// DilatedCausal1DConv
module DilatedCausal1DConv #(
    parameter integer DILATION_FACTOR = 2,
    parameter integer KERNEL_SIZE = 3,
    parameter integer INPUT_CHANNELS = 16,
    parameter integer OUTPUT_CHANNELS = 16
)(
    input clk,
    input reset,
    input wire [INPUT_CHANNELS*8-1:0] x,  
    output reg [OUTPUT_CHANNELS*8-1:0] y,  
    input h_write,
    input [7:0] h_index_channel,
    input [7:0] h_index_filter,
    input [7:0] h_value    
    );
Size: about 15,000 cells after synthesis.
clock: 5.19 ns
lec_check: 0
cap_margin: 20
core_margin: 2
core_utilization: 72
cts_cluster_diameter: 124
cts_cluster_size: 10
slew_margin: 20
run.sh (not shown) runs the stock make flow with config.mk's settings and CLKGATE_MAP_FILE=.
The baseline completed and failed the layout checks on setup timing.
Then changed:
- CORE_ASPECT_RATIO: unset -> 0.5
- CORE_UTILIZATION: 72 -> 40
- CTS_CLUSTER_DIAMETER: 124 -> 218
- CTS_CLUSTER_SIZE: 10 -> unset
- clock period: 5.19 -> 7.0 ns (I/O delays scaled with it)
Outcome: The changed run ran to the end with no violations; routed wire length is lower by 13%; critical path depth stays the same; clock skew is higher by 0.011 ns; total power is lower by 26%; setup slack gets better by 1.9 ns; cell area is lower by 7.0%; utilization is lower by 42 points; non-clock buffer count is lower by 1704; count of clock-buffer cells in the layout is lower by 30.

========
exp/juniper:
The RTL this note starts from:
==> flow/design.v <==
`timescale 1ns / 1ps
module DilatedCausal1DConv #(
    parameter integer DILATION_FACTOR = 2,
    parameter integer KERNEL_SIZE = 3,
    parameter integer INPUT_CHANNELS = 16,
    parameter integer OUTPUT_CHANNELS = 16
)(
    input clk,
    input reset,
    input wire [INPUT_CHANNELS*8-1:0] x,  
    output reg [OUTPUT_CHANNELS*8-1:0] y,  
    input h_write,
    input [7:0] h_index_channel,
    input [7:0] h_index_filter,
    input [7:0] h_value    
    );
    localparam integer TAPS = DILATION_FACTOR*(KERNEL_SIZE-1) + 1;
    reg signed [7:0] h [0:INPUT_CHANNELS*KERNEL_SIZE-1];        
    reg signed [7:0] x_delay [0:INPUT_CHANNELS*TAPS-1];          
    reg signed [15:0] mul [0:INPUT_CHANNELS*KERNEL_SIZE-1];
    reg signed [15:0] sum [0:OUTPUT_CHANNELS-1];
    integer i,j;
    always @(posedge clk or posedge reset) begin
        if(reset) begin
        for(i = 0; i <= INPUT_CHANNELS-1; i= i+1) begin
            for (j = 0; j <= (DILATION_FACTOR*(KERNEL_SIZE-1)); j = j + 1) begin
                x_delay[i*TAPS+j] <= 8'sh0;
            end           
        end
    end
        else begin
        for(i = 0; i <= INPUT_CHANNELS-1; i= i+1) begin
            for(j=(DILATION_FACTOR*(KERNEL_SIZE-1)); j>0; j=j-1) begin
                x_delay[i*TAPS+j] <= x_delay[i*TAPS+j-1];
            end
            x_delay[i*TAPS] <= x[i*8 +: 8];
        end
    end
end
    always @ (posedge clk or posedge reset) begin  
        if(reset) begin
            for(i = 0; i <= INPUT_CHANNELS-1; i= i+1) begin
                for(j=0; j<KERNEL_SIZE; j=j+1) begin
                    h[i*KERNEL_SIZE+j] <= 8'd1 + j;
                end
            end
        end
        else begin
            for(i = 0; i <= INPUT_CHANNELS-1; i= i+1) begin
                for(j=0; j<KERNEL_SIZE; j=j+1) begin
                    if(h_write == 1 && h_index_channel == i && h_index_filter == j) begin
                        h[i*KERNEL_SIZE+j] <= h_value;
                    end
                end
            end
        end
    end    
always @(*) begin
    for(i = 0; i <= INPUT_CHANNELS-1; i= i+1) begin
        sum[i] = 0;
        for (j = 0; j < KERNEL_SIZE; j = j + 1) begin
            sum[i] = sum[i] + mul[i*KERNEL_SIZE+j];
        end
     end
end
always @(*) begin
    for(i = 0; i <= INPUT_CHANNELS-1; i= i+1) begin
        for(j=0; j< KERNEL_SIZE; j = j + 1) begin
            mul[i*KERNEL_SIZE+j] = x_delay[i*TAPS+DILATION_FACTOR * j] * h[i*KERNEL_SIZE+j];
        end
    end
end
always @(posedge clk or posedge reset) begin
    if (reset) begin
        for(i = 0; i <= OUTPUT_CHANNELS-1; i= i+1) begin
            y[i*8 +: 8] <= 8'sh0;
        end
    end
    else begin
        for(i = 0; i <= OUTPUT_CHANNELS-1; i= i+1) begin
            if(sum[i] >= 127) begin
                y[i*8 +: 8] <= 8'd127;
            end
            else if(sum[i] <=-128) begin
                y[i*8 +: 8] <= -8'd128;
            end
            else begin
                y[i*8 +: 8] <= sum[i][7:0];
            end
        end    
    end
end
endmodule
==> flow/config.mk <==
export PLATFORM = sky130hd
export DESIGN_NAME = DilatedCausal1DConv
export DESIGN_NICKNAME = DilatedCausal1DConv
export VERILOG_FILES = /design/flow/design.v
export SDC_FILE = /design/flow/constraint.sdc
export NUM_CORES = 4
export LEC_CHECK = 0
export ABC_AREA = 0
export CAP_MARGIN = 35
export CORE_ASPECT_RATIO = 1.17
export CORE_MARGIN = 2
export CORE_UTILIZATION = 72
export CTS_CLUSTER_DIAMETER = 44
export CTS_CLUSTER_SIZE = 37
export HOLD_SLACK_MARGIN = 0.29
export MAX_ROUTING_LAYER = met5
export PLACE_DENSITY = 0.35
export SETUP_SLACK_MARGIN = 1.81
export SLEW_MARGIN = 20
export TNS_END_PERCENT = 70
==> flow/constraint.sdc <==
create_clock -name core_clock -period 6.23 [get_ports {clk}]
set_input_delay 1.2460 -clock core_clock [delete_from_list [all_inputs] [get_ports {clk}]]
set_output_delay 1.2460 -clock core_clock [all_outputs]
set_load 0.01 [all_outputs]
exp/juniper finished every stage; the final checks, however, were not passed, the failures being negative setup slack.
Inputs modified between exp/juniper and exp/tundra:
Settings: HOLD_SLACK_MARGIN: 0.29 -> unset; CTS_CLUSTER_DIAMETER: 44 -> 243; ABC_AREA: 0 -> 1; CTS_CLUSTER_SIZE: 37 -> 15; PLACE_DENSITY: 0.35 -> unset; TNS_END_PERCENT: 70 -> unset; PLACE_DENSITY_LB_ADDON: unset -> 0.03; CORE_ASPECT_RATIO: 1.17 -> 1.67; the clock period (ns, I/O delays scaled along): 6.23 -> 5.34.
Findings:
exp/tundra: complete, dirty (negative setup slack). Compared with exp/juniper, in exp/tundra synthesized net count went up about 21%, area of the chip went up 5.0%, sequential share of layout area went down 0.38 points, number of diodes added for antenna fixing went up 12%, buffering stage count on the worst path with inverters included went up 1.
### exp/tundra -> exp/delta
Settings: a deleted CTS_CLUSTER_SIZE that had been 15; a deleted CTS_CLUSTER_DIAMETER that had been 243; a deleted MAX_ROUTING_LAYER that had been met5; a deleted SETUP_SLACK_MARGIN that had been 1.81; a deleted CORE_ASPECT_RATIO that had been 1.67; a deleted PLACE_DENSITY_LB_ADDON that had been 0.03; a change of CAP_MARGIN from 35 to 20; a deleted ABC_AREA that had been 1; a change of CORE_UTILIZATION from 72 to 40; a change of the clock period (ns, I/O delays scaled along) from 5.34 to 6.95.
### Flow results
exp/delta closes out successfully: all stages finished, all timing, DRC and antenna checks passed.
exp/delta consumes more power than exp/tundra does.
The final reports for exp/delta and exp/tundra show share of the final layout cell area in multi-input gates higher in the former.
[exp/delta vs exp/tundra] worst hold slack: lower in exp/delta
Delta (exp/delta minus exp/tundra): area fraction in full adders, half adders and majority gates now larger; final period utilization moved down.
Comparing exp/delta and exp/tundra, the higher wire length reported by the detailed router is on exp/tundra.
Taking exp/tundra as the reference, in exp/delta maximum resistive drop on vdd fell by about 47%; global-route usage down 21 points; synthesis area per yosys now smaller; worst path arrival time has increased.
The core of exp/delta is less densely filled than that of exp/tundra.
Power and IR drop assume default switching activity.
